== north ==
// apb_top
module apb_top #(
    parameter DATA_WD = 8,
    parameter ADDR_WD = 8 
) (
    input                         clk,
    input                         rst_n,
    input [DATA_WD + ADDR_WD : 0] cmd_in,
    input                         cmd_vld,
    output                        cmd_rdy,
    output                        read_vld,
    output [DATA_WD - 1 : 0]      read_data
);
    wire psel,penable,pwrite,pready;
    wire [DATA_WD - 1 : 0] pwdata;
    wire [ADDR_WD - 1 : 0] paddr;
    wire [DATA_WD - 1 : 0] prdata;
   apb_master  #(
              .DATA_WD(DATA_WD),
              .ADDR_WD(ADDR_WD)
            )u_apb_master(
              .clk(clk),
              .rst_n(rst_n),
              .cmd_in(cmd_in),
              .cmd_vld(cmd_vld),
              .prdata(prdata),
              .pready(pready),
              .cmd_rdy(cmd_rdy),
              .psel(psel),
              .penable(penable),
              .pwrite(pwrite),
              .paddr(paddr),
              .pwdata(pwdata),
              .read_vld(read_vld),
              .read_data(read_data)
            );
   apb_slave  #(
             .DATA_WD(DATA_WD),
             .ADDR_WD(ADDR_WD)
           )u_apb_slave(
             .clk(clk),
             .rst_n(rst_n),
             .psel(psel),
             .penable(penable),
             .pwrite(pwrite),
             .paddr(paddr),
  ...
Size in the first run: ~3600 cells after synthesis, ~2100 flip-flops, roughly 0.079 sq mm of cells after synthesis.
clock: 3.73 ns
lec_check: 0
cap_margin: 20
core_margin: 2
core_utilization: 72
place_density: 0.95
slew_margin: 20
run.sh (not shown) runs the stock make flow with config.mk's settings and CLKGATE_MAP_FILE=.
north did not make it past 5_1_grt, where a tool error ended it.
--- input diff north..south ---
==> flow/config.mk <==
export PLATFORM = sky130hd
export DESIGN_NAME = apb_top
export DESIGN_NICKNAME = apb_top
export VERILOG_FILES = /design/flow/design.v
export SDC_FILE = /design/flow/constraint.sdc
export NUM_CORES = 4
export LEC_CHECK = 0
export ABC_AREA = 1
export CAP_MARGIN = 20
export CORE_MARGIN = 2
export CORE_UTILIZATION = 40
export HOLD_SLACK_MARGIN = 0.24
export SLEW_MARGIN = 20
==> flow/constraint.sdc <==
create_clock -name core_clock -period 6.0 [get_ports {clk}]
set_input_delay 1.2000 -clock core_clock [delete_from_list [all_inputs] [get_ports {clk}]]
set_output_delay 1.2000 -clock core_clock [all_outputs]
set_load 0.01 [all_outputs]
south went all the way through synthesis, placement and routing and the layout is clean on timing, DRC and antenna.
The run showing the smaller global placement routability congestion is south.
Effective utilization at floorplan in south is 32 points lower than in north
south against north: pre-CTS setup slack +1.98 ns, synthesized area +about 8%, number of standard cells reported by yosys +130%, area inside the core boundary +0.10 sq mm, final HPWL from detailed placement -about 3.7%.
Looking at register share after synthesis, south sits below north.
The inputs of east differ from those of south as listed below.
-- flow/config.mk --
<<< south, line 7
export LEC_CHECK = 0
export ABC_AREA = 1
export CAP_MARGIN = 20
export CORE_MARGIN = 2
export CORE_UTILIZATION = 40
export HOLD_SLACK_MARGIN = 0.24
export SLEW_MARGIN = 20
>>> east, line 7
export LEC_CHECK = 0
export ABC_AREA = 1
export CAP_MARGIN = 10
export CORE_MARGIN = 2
export CORE_UTILIZATION = 72
export CTS_CLUSTER_DIAMETER = 352
export SETUP_SLACK_MARGIN = -0.16
export SLEW_MARGIN = 20
==> flow/constraint.sdc <==
create_clock -name core_clock -period 3.36 [get_ports {clk}]
set_input_delay 0.6720 -clock core_clock [delete_from_list [all_inputs] [get_ports {clk}]]
set_output_delay 0.6720 -clock core_clock [all_outputs]
set_load 0.01 [all_outputs]
[summary]
- The flow for east finished, though final verification flagged setup timing.
- Run comparison: south end point of the critical path read_data[0]; east end point of the critical path read_data[5]
- [compare] base=south new=east: total power now larger, utilization after layout now larger, critical path data required time now smaller, sum of buffers and inverters on the critical path now larger.
- On maximum root-to-sink buffer count, south and east are neck and neck.
- Cell resize tally after clock tree synthesis up 205 in east wrt south
Modified inputs, west compared to east
==> flow/config.mk <==
export PLATFORM = sky130hd
export DESIGN_NAME = apb_top
export DESIGN_NICKNAME = apb_top
export VERILOG_FILES = /design/flow/design.v
export SDC_FILE = /design/flow/constraint.sdc
export NUM_CORES = 4
export LEC_CHECK = 0
export CAP_MARGIN = 20
export CORE_MARGIN = 2
export CORE_UTILIZATION = 45
export PLACE_DENSITY = 0.6
export SETUP_SLACK_MARGIN = -0.4
export SLEW_MARGIN = 20
==> flow/constraint.sdc <==
create_clock -name core_clock -period 5.96 [get_ports {clk}]
set_input_delay 1.1920 -clock core_clock [delete_from_list [all_inputs] [get_ports {clk}]]
set_output_delay 1.1920 -clock core_clock [all_outputs]
set_load 0.01 [all_outputs]
### Flow results
Comparing east and west, power consumed by combinational cells is lower on west.
Relative to east, clock power decreased by 43% in west.
west vs east — net load switching power dropped by more than half
Post-placement cell area ends up lower on west.
Comparing east and west, the higher post-layout worst setup margin is on west.
Of east and west, the run reporting the lower well tap count was east.
~same clock skew in east and west
Relative to east, utilization has decreased by 33 points in west.
Capture point of the critical path: read_data[6] -> west, read_data[5] -> east
Taking east as the reference, in west synthesized cell count shrank by about 56%; cell area after synthesis saw a decrease.
[west] flow finished | final checks: failed | reasons: setup timing
The following lists how middle was set up differently from west:
==> flow/config.mk <==
export PLATFORM = sky130hd
export DESIGN_NAME = apb_top
export DESIGN_NICKNAME = apb_top
export VERILOG_FILES = /design/flow/design.v
export SDC_FILE = /design/flow/constraint.sdc
export NUM_CORES = 4
export LEC_CHECK = 0
export ABC_AREA = 1
export CAP_MARGIN = 15
export CORE_ASPECT_RATIO = 1.04
export CORE_MARGIN = 2
export CORE_UTILIZATION = 72
export CTS_CLUSTER_SIZE = 75
export GPL_ROUTABILITY_DRIVEN = 0
export GPL_TIMING_DRIVEN = 1
export MAX_ROUTING_LAYER = met5
export PLACE_DENSITY_LB_ADDON = 0.01
export SETUP_SLACK_MARGIN = -0.2
export SLEW_MARGIN = 20
==> flow/constraint.sdc <==
create_clock -name core_clock -period 3.51 [get_ports {clk}]
set_input_delay 0.7020 -clock core_clock [delete_from_list [all_inputs] [get_ports {clk}]]
set_output_delay 0.7020 -clock core_clock [all_outputs]
set_load 0.01 [all_outputs]
### Flow results
From west to middle the numbers moved as follows: horizontal die dimension down about 20%, synthesized cell count increased by about 130% relative to the old numbers, post-layout total power went up by about 80%. The first-iteration DRC count in middle was higher than what west gave. Higher post-layout period usage of the worst path among west and middle: middle. From west to middle the numbers moved as follows: global router's overall resource usage rose 18 points, via count rose about 64%. In middle, largest net degree at the start of global routing is lower than in west. middle: complete, dirty (setup timing).
Power figures rest on the tool's default switching activity, not on a simulated workload.
